==> inputs of branch quartz <==
==> flow/design.v <==
module i16_mul(
    input signed [15:0] A,
    input signed [15:0] B,
    output signed [31:0] P
);
assign P = A * B;
endmodule
module i18_mul(
    input signed [17:0] A,
    input signed [15:0] B_coef,
    output signed [33:0] P
);
assign P = A * B_coef;
endmodule
module i36_acc(
    input signed [33:0] A,
    input signed [31:0] B,
    input signed [35:0] _Z,
    output signed [35:0] S
);
wire signed [35:0] A_ext = {{2{A[33]}}, A};
wire signed [35:0] B_ext = {{4{B[31]}}, B};
assign S = A_ext + B_ext + _Z;
endmodule
module i36_delay(
    input CLK,
    input RST,
    input signed [35:0] STORE,
    output reg signed [35:0] READ
);
always @ (posedge CLK, negedge RST) begin
    if (!RST) begin
        READ <= 0;
    end else begin
        READ <= STORE;
    end
end
endmodule
module i36_trunc(
    input signed [35:0] A,
    output reg signed [15:0] B_sat,
    output reg signed [17:0] B
);
wire signed [35:0] shifted_inter = (A >>> 14);
wire signed [21:0] shifted = shifted_inter[21:0];
always @(*) begin
    B = $signed(shifted[17:0]);
    if (shifted > 22'sd32767) B_sat = 16'sd32767;
    else if (shifted < -22'sd32768) B_sat = -16'sd32768;
    else B_sat = $signed(shifted[15:0]);
end
endmodule
module i16_biquad(
    input CLK, RST,
    input unsigned [15:0] A,
    output signed [15:0] B,
    input signed [15:0] b_0,
    input signed [15:0] b_1,
    input signed [15:0] b_2,
    input signed [15:0] a_1,
    input signed [15:0] a_2
);
wire signed [17:0] feedback;
wire signed [31:0] P_b0;
wire signed [31:0] P_b1;
wire signed [31:0] P_b2;
wire signed [33:0] P_a1;
wire signed [33:0] P_a2;
wire signed [35:0] S_0;
wire signed [35:0] S_1;
wire signed [35:0] S_2;
wire signed [35:0] Z_0;
wire signed [35:0] Z_1;
i16_mul mul_b0(
    .A(A),
    .B(b_0),
    .P(P_b0)
);
i16_mul mul_b1(
    .A(A),
    .B(b_1),
    .P(P_b1)
);
i16_mul mul_b2(
    .A(A),
    .B(b_2),
    .P(P_b2)
);
i18_mul mul_a1(
    .A(feedback),
    .B_coef(a_1),
    .P(P_a1)
);
i18_mul mul_a2(
    .A(feedback),
    .B_coef(a_2),
    .P(P_a2)
);
i36_acc ACC_0(
    .A(P_a2),
    .B(P_b2),
    ._Z(36'sd0),
    .S(S_0)
);
i36_acc ACC_1(
    .A(P_a1),
    .B(P_b1),
    ._Z(Z_0),
    .S(S_1)
);
i36_acc ACC_2(
    .A(34'sd0),
    .B(P_b0),
    ._Z(Z_1),
    .S(S_2)
);
i36_delay DELAY_0(
    .CLK(CLK),
    .RST(RST),
    .STORE(S_0),
    .READ(Z_0)
);
i36_delay DELAY_1(
    .CLK(CLK),
    .RST(RST),
    .STORE(S_1),
    .READ(Z_1)
);
i36_trunc OUT(
    .A(S_2),
    .B(feedback),
    .B_sat(B)
);
endmodule
==> flow/run.sh <==
#!/bin/bash
# the make line also repeats each setting of config.mk as NAME=value (left out here)
make -C /OpenROAD-flow-scripts/flow DESIGN_CONFIG=/design/flow/config.mk WORK_HOME=/design/flow/orfs CLKGATE_MAP_FILE= finish
==> flow/config.mk <==
export PLATFORM = sky130hd
export DESIGN_NAME = i16_biquad
export DESIGN_NICKNAME = i16_biquad
export VERILOG_FILES = /design/flow/design.v
export SDC_FILE = /design/flow/constraint.sdc
export NUM_CORES = 4
export LEC_CHECK = 0
export ABC_AREA = 0
export CAP_MARGIN = 5
export CORE_ASPECT_RATIO = 1.97
export CORE_MARGIN = 4
export CORE_UTILIZATION = 56
export CTS_CLUSTER_DIAMETER = 317
export CTS_CLUSTER_SIZE = 98
export GPL_ROUTABILITY_DRIVEN = 1
export GPL_TIMING_DRIVEN = 1
export HOLD_SLACK_MARGIN = 0.26
export PLACE_DENSITY_LB_ADDON = 0.06
export SETUP_SLACK_MARGIN = -1.58
export SLEW_MARGIN = 20
export TNS_END_PERCENT = 5
==> flow/constraint.sdc <==
create_clock -name core_clock -period 23.7 [get_ports {CLK}]
set_input_delay 4.7400 -clock core_clock [delete_from_list [all_inputs] [get_ports {CLK}]]
set_output_delay 4.7400 -clock core_clock [all_outputs]
set_load 0.01 [all_outputs]
==> branch tundra: changes against branch quartz <==
- ABC_AREA: 0 -> unset
- CAP_MARGIN: 5 -> 20
- CORE_ASPECT_RATIO: 1.97 -> unset
- CORE_MARGIN: 4 -> 2
- CORE_UTILIZATION: 56 -> 28
- CTS_CLUSTER_DIAMETER: 317 -> unset
- CTS_CLUSTER_SIZE: 98 -> unset
- GPL_ROUTABILITY_DRIVEN: 1 -> unset
- GPL_TIMING_DRIVEN: 1 -> unset
- HOLD_SLACK_MARGIN: 0.26 -> unset
- PLACE_DENSITY_LB_ADDON: 0.06 -> unset
- SETUP_SLACK_MARGIN: -1.58 -> unset
- TNS_END_PERCENT: 5 -> unset
==> flow/constraint.sdc (replaced) <==
create_clock -name core_clock -period 17.1 [get_ports {CLK}]
set_input_delay 3.4200 -clock core_clock [delete_from_list [all_inputs] [get_ports {CLK}]]
set_output_delay 3.4200 -clock core_clock [all_outputs]
set_load 0.01 [all_outputs]
==> branch zinc: changes against branch quartz <==
- ABC_AREA: 0 -> unset
- CORE_ASPECT_RATIO: 1.97 -> unset
- CORE_MARGIN: 4 -> 2
- CORE_UTILIZATION: 56 -> 72
- CTS_CLUSTER_DIAMETER: 317 -> 359
- CTS_CLUSTER_SIZE: 98 -> 31
- GPL_ROUTABILITY_DRIVEN: 1 -> unset
- GPL_TIMING_DRIVEN: 1 -> unset
- HOLD_SLACK_MARGIN: 0.26 -> unset
- PLACE_DENSITY_LB_ADDON: 0.06 -> unset
- SETUP_SLACK_MARGIN: -1.58 -> -0.87
- TNS_END_PERCENT: 5 -> unset
==> flow/constraint.sdc (replaced) <==
create_clock -name core_clock -period 12.1 [get_ports {CLK}]
set_input_delay 2.4200 -clock core_clock [delete_from_list [all_inputs] [get_ports {CLK}]]
set_output_delay 2.4200 -clock core_clock [all_outputs]
set_load 0.01 [all_outputs]
==> qor.csv <==
metric,value,unit
status,finished clean,
globalplace.congestion,0.902,
place_ws,4.15,ns
clkbuf_count,11,
syn2layout_area_growth,4.78,%
hold_slack,0.718,ns
That was branch quartz.
==> qor.csv <==
metric,value,unit
placedCellCount,8699,
whs_path_depth,2,
htree_levels,3,
status,finished clean,
finalCritPeriodShare,0.973,
place_ws,-0.444,ns
grt_usage,0.161,
grt_max_degree,40,
syn2layout_area_growth,9.13,%
largestClassByArea,combinational gates,
That was branch tundra.
==> qor.csv <==
metric,value,unit
clkbuf_count,10,
globalplace.congestion,0.921,
setup_slack,-2.24,ns
status,failed layout checks,
ys_ff,71,
setup_viol,59,
hold_slack,0.693,ns
clkTransAtPathRegs,0.06,ns
so_faults,negative setup slack,
place_ws,-3.41,ns
That was branch zinc.


==> run a: inputs <==
RTL: the design.v shown in full above, as it stands there.
make LEC_CHECK=0 ABC_AREA=1 CAP_MARGIN=20 CELL_PAD_IN_SITES_DETAIL_PLACEMENT=2 CELL_PAD_IN_SITES_GLOBAL_PLACEMENT=0 CORE_ASPECT_RATIO=0.94 CORE_MARGIN=7 CORE_UTILIZATION=68 CTS_CLUSTER_DIAMETER=150 GPL_ROUTABILITY_DRIVEN=1 GPL_TIMING_DRIVEN=0 MIN_ROUTING_LAYER=met2 PLACE_DENSITY_LB_ADDON=0.06 SETUP_SLACK_MARGIN=0.36 SLEW_MARGIN=20 TNS_END_PERCENT=100 finish   # period 15.3 ns
run.sh (not shown) runs the stock make flow with config.mk's settings and CLKGATE_MAP_FILE=.
==> run b (differences from run a) <==
ABC_AREA = unset   (was 1)
CELL_PAD_IN_SITES_DETAIL_PLACEMENT = unset   (was 2)
CELL_PAD_IN_SITES_GLOBAL_PLACEMENT = unset   (was 0)
CORE_ASPECT_RATIO = unset   (was 0.94)
CORE_MARGIN = 2   (was 7)
CORE_UTILIZATION = 66   (was 68)
CTS_CLUSTER_DIAMETER = unset   (was 150)
GPL_ROUTABILITY_DRIVEN = unset   (was 1)
GPL_TIMING_DRIVEN = unset   (was 0)
MIN_ROUTING_LAYER = unset   (was met2)
PLACE_DENSITY_LB_ADDON = unset   (was 0.06)
SETUP_SLACK_MARGIN = unset   (was 0.36)
TNS_END_PERCENT = unset   (was 100)
==> flow/constraint.sdc (replaced) <==
create_clock -name core_clock -period 13.6 [get_ports {CLK}]
set_input_delay 2.7200 -clock core_clock [delete_from_list [all_inputs] [get_ports {CLK}]]
set_output_delay 2.7200 -clock core_clock [all_outputs]
set_load 0.01 [all_outputs]
==> run c (differences from run a) <==
CELL_PAD_IN_SITES_DETAIL_PLACEMENT = unset   (was 2)
CELL_PAD_IN_SITES_GLOBAL_PLACEMENT = unset   (was 0)
CORE_ASPECT_RATIO = 0.5   (was 0.94)
CORE_MARGIN = 2   (was 7)
CORE_UTILIZATION = 72   (was 68)
CTS_CLUSTER_DIAMETER = 242   (was 150)
CTS_CLUSTER_SIZE = 99   (was unset)
GPL_ROUTABILITY_DRIVEN = unset   (was 1)
GPL_TIMING_DRIVEN = unset   (was 0)
MIN_ROUTING_LAYER = unset   (was met2)
PLACE_DENSITY = 0.41   (was unset)
PLACE_DENSITY_LB_ADDON = unset   (was 0.06)
SETUP_SLACK_MARGIN = unset   (was 0.36)
TNS_END_PERCENT = 10   (was 100)
==> flow/constraint.sdc (replaced) <==
create_clock -name core_clock -period 9.14 [get_ports {CLK}]
set_input_delay 1.8280 -clock core_clock [delete_from_list [all_inputs] [get_ports {CLK}]]
set_output_delay 1.8280 -clock core_clock [all_outputs]
set_load 0.01 [all_outputs]
==> qor summary <==
| item | run b | run c | run a |
|---|---|---|---|
| Result of the run | complete, but fails checks | complete, but fails checks | stopped before the end |
| Failing step | - | - | detailed placement (3_5_place_dp) |
| Layout check failures | negative setup slack | negative setup slack | - |
| Post-route core utilization | 77.8% | 88.0% | - |
| Number of cells on the worst reg-to-reg path | 46 | 42 | - |
| Hold buffer count at cts | 0 | 0 | - |
| Cell area reported after detailed placement | 0.0640 mm2 | 0.0662 mm2 | - |
| Invs w/o clock | 1832 | 2309 | - |
| Core footprint | 0.0865 mm2 | 0.0799 mm2 | 0.0854 mm2 |
| RSZ-0062 raised after global routing | true | true | - |
| Max-cap violation count | 0 | 0 | - |
| Synthesis area per yosys | 0.0575 mm2 | 0.0585 mm2 | 0.0585 mm2 |
| Die height | 299 um | 206 um | 298 um |
| Setup ws final | -1.20 ns | -4.92 ns | - |
| Antenna Cells | 0 | 7 | - |
| Reg-to-reg critical path startpoint | DELAY_1.READ[8]$_DFF_PN0_ | DELAY_1.READ[26]$_DFF_PN0_ | - |
| CLK BUF | 12 | 12 | - |
| Buffer count from post-CTS setup fixing | 55 | 81 | - |
| Ao+oa area frac | 3.10% | 2.02% | 2.02% |
| H-tree lvl count | 3 | 3 | - |
| Aggregate global routing overflow | 0 | 0 | - |
| CP most frequent cell | fa_1 | fa_1 | - |
| Placed Cells | 7549 | 8487 | - |
| Router iterations before antenna repair | 5 | 10 | - |
| Sequential area share after synthesis | 3.09% | 3.04% | 3.04% |
| Post-Synth Simple-Gate Area | 13.0% | 12.4% | 12.4% |
| Core Rows | 108 | 73 | 104 |
| Number of DRC violations after detailed routing | 0 | 0 | - |


==> inputs of job 7554 <==
Starts from the design.v that is shown in full above.
make LEC_CHECK=0 CAP_MARGIN=20 CORE_ASPECT_RATIO=0.5 CORE_MARGIN=2 CORE_UTILIZATION=72 PLACE_DENSITY_LB_ADDON=0.2 SLEW_MARGIN=20 finish   # period 13.6 ns
==> inputs of job 906, as changes to job 7554 <==
Settings changed: CORE_ASPECT_RATIO 0.5 to not set, CORE_UTILIZATION 72 to 40, PLACE_DENSITY_LB_ADDON 0.2 to not set.
==> flow/constraint.sdc (replaced) <==
create_clock -name core_clock -period 15.8 [get_ports {CLK}]
set_input_delay 3.1600 -clock core_clock [delete_from_list [all_inputs] [get_ports {CLK}]]
set_output_delay 3.1600 -clock core_clock [all_outputs]
set_load 0.01 [all_outputs]
==> inputs of job 677, as changes to job 7554 <==
Settings changed: CORE_ASPECT_RATIO 0.5 to not set, CTS_CLUSTER_DIAMETER set to 366, PLACE_DENSITY set to 0.42, PLACE_DENSITY_LB_ADDON 0.2 to not set, TNS_END_PERCENT set to 10.
==> flow/constraint.sdc (replaced) <==
create_clock -name core_clock -period 9.36 [get_ports {CLK}]
set_input_delay 1.8720 -clock core_clock [delete_from_list [all_inputs] [get_ports {CLK}]]
set_output_delay 1.8720 -clock core_clock [all_outputs]
set_load 0.01 [all_outputs]
==> notes <==
- Job 677 finished but fails on setup timing. Job 7554 finished but fails on setup timing. Job 906 completed with no timing, DRC or antenna violations.
- Sequential cell count is the same in job 677 and job 7554.
- In job 677 the wire length is higher than in job 906, by 1.0%.
- Worst setup slack, lowest first: job 677, job 7554, job 906.
- First-iteration DRC count, lowest first: job 906, job 677, job 7554.
- Synthesized cell count is the same in job 7554 and job 906.
- Final area, lowest first: job 906, job 7554, job 677.
- Against job 7554, the clock skew of job 677 is higher by 11 ps.
- The highest register-to-register slack belongs to job 906, the lowest to job 677.
==> figures <==
Number of DRC markers in iteration 0: job 7554 4135; job 677 2940; job 906 2130
Die width: job 7554 403 um; job 677 286 um; job 906 383 um
Run status: job 7554 failed layout checks; job 677 failed layout checks; job 906 timing/DRC/antenna clean
Violated checks: job 7554 setup timing; job 677 setup timing; job 906 -
Filler cell count: job 7554 4106; job 677 4303; job 906 13.7k
Layout non-clock buf frac: job 7554 9.98%; job 677 11.3%; job 906 8.35%
Post-Route M1 WL: job 7554 62200 um; job 677 54200 um; job 906 64100 um
Seq/total area: job 7554 2.65%; job 677 2.61%; job 906 2.71%
R2R depth: job 7554 44; job 677 48; job 906 45
#MultiIn Comb: job 7554 3878; job 677 3879; job 906 3878
Layout-to-synthesis area ratio: job 7554 1.166x; job 677 1.183x; job 906 1.141x
Worst stage delay on the critical path: job 7554 590 ps; job 677 540 ps; job 906 550 ps
Fraction of the core area occupied by cells at floorplan: job 7554 72.5%; job 677 72.7%; job 906 40.1%


==> inputs of amber <==
RTL: the design.v shown in full above, as it stands there.
==> flow/config.mk <==
export PLATFORM = sky130hd
export DESIGN_NAME = i16_biquad
export DESIGN_NICKNAME = i16_biquad
export VERILOG_FILES = /design/flow/design.v
export SDC_FILE = /design/flow/constraint.sdc
export NUM_CORES = 4
export LEC_CHECK = 0
export CAP_MARGIN = 15
export CELL_PAD_IN_SITES_GLOBAL_PLACEMENT = 2
export CORE_ASPECT_RATIO = 0.79
export CORE_MARGIN = 8
export CORE_UTILIZATION = 40
export CTS_CLUSTER_DIAMETER = 329
export CTS_CLUSTER_SIZE = 30
export GPL_ROUTABILITY_DRIVEN = 0
export GPL_TIMING_DRIVEN = 0
export HOLD_SLACK_MARGIN = 0.05
export PLACE_DENSITY = 0.89
export SETUP_SLACK_MARGIN = 0.57
export SLEW_MARGIN = 15
==> flow/constraint.sdc <==
create_clock -name core_clock -period 21.1 [get_ports {CLK}]
set_input_delay 4.2200 -clock core_clock [delete_from_list [all_inputs] [get_ports {CLK}]]
set_output_delay 4.2200 -clock core_clock [all_outputs]
set_load 0.01 [all_outputs]
==> ember (differences from amber) <==
==> flow/config.mk (replaced) <==
export PLATFORM = sky130hd
export DESIGN_NAME = i16_biquad
export DESIGN_NICKNAME = i16_biquad
export VERILOG_FILES = /design/flow/design.v
export SDC_FILE = /design/flow/constraint.sdc
export NUM_CORES = 4
export LEC_CHECK = 0
export ABC_AREA = 1
export CAP_MARGIN = 20
export CORE_MARGIN = 2
export CORE_UTILIZATION = 71
export CTS_CLUSTER_DIAMETER = 373
export CTS_CLUSTER_SIZE = 100
export SETUP_SLACK_MARGIN = -0.58
export SLEW_MARGIN = 20
==> flow/constraint.sdc (replaced) <==
create_clock -name core_clock -period 5.8 [get_ports {CLK}]
set_input_delay 1.1600 -clock core_clock [delete_from_list [all_inputs] [get_ports {CLK}]]
set_output_delay 1.1600 -clock core_clock [all_outputs]
set_load 0.01 [all_outputs]
==> juniper (differences from amber) <==
==> flow/config.mk (replaced) <==
export PLATFORM = sky130hd
export DESIGN_NAME = i16_biquad
export DESIGN_NICKNAME = i16_biquad
export VERILOG_FILES = /design/flow/design.v
export SDC_FILE = /design/flow/constraint.sdc
export NUM_CORES = 4
export LEC_CHECK = 0
export CAP_MARGIN = 20
export CORE_MARGIN = 2
export CORE_UTILIZATION = 65
export CTS_CLUSTER_DIAMETER = 27
export SLEW_MARGIN = 20
==> flow/constraint.sdc (replaced) <==
create_clock -name core_clock -period 16.0 [get_ports {CLK}]
set_input_delay 3.2000 -clock core_clock [delete_from_list [all_inputs] [get_ports {CLK}]]
set_output_delay 3.2000 -clock core_clock [all_outputs]
set_load 0.01 [all_outputs]
==> results <==
Setup slack: amber is better than ember (7700 ps).
Utilization: ember > juniper > amber.
First-iteration DRC count, lowest first: juniper, amber, ember.
Of juniper and amber, juniper has the higher clock skew (gap 11 ps).
Routed wire length: ember is higher than amber (4.3%).
ember ran to the end with violations: negative setup slack. amber finished with timing, DRC and antenna clean. juniper went through all stages and came out clean.
In sequential cell count, amber and ember do not differ.
Synthesized cell count is the same in juniper and amber.
Final cell count, highest first: ember, amber, juniper.
In ember the hold slack is lower than in amber, by 45 ps.
Sequential share of layout area: amber > juniper > ember.
==> figures <==
quantity	amber	juniper	ember
Number of nets in the finished design	8251	8495	9711
Starting DRT DRC Count	3418	2382	4704
Std cell rows	123	109	105
Number of vias per cell after detailed routing	5.021	5.398	5.676
Req. time, crit path	21390 ps	16300 ps	6090 ps
Minimum setup slack among reg-to-reg paths	7040 ps	3910 ps	-5340 ps
Initial standard-cell utilization of the core	40.31%	65.31%	71.50%
Finished Layout Cells	8035	7539	8658
Overall die height	352.8 um	301.3 um	291.1 um
Met1 layer wirelength in the final routing	79250 um	58890 um	62170 um
Logic depth of the worst register-to-register path	40	45	45
Critical Path End	DELAY_0.READ[34]$_DFF_PN0_	DELAY_0.READ[34]$_DFF_PN0_	DELAY_0.READ[28]$_DFF_PN0_
Instance area at placement	0.06091 sq mm	0.06273 sq mm	0.06812 sq mm
Run status	timing/DRC/antenna clean	timing/DRC/antenna clean	complete, but fails checks
Reasons for failing layout checks	-	-	negative setup slack
Quantity of gates resized following cts	6	22	341
Share of the clock period used by the worst path	95.54%	97.66%	216.1%
Placed Cells incl. Taps	7982	7468	8560
Final weighted congestion in routability-driven placement	-	0.9547	1.012
Global-route track usage on met1	35.21%	48.10%	54.32%
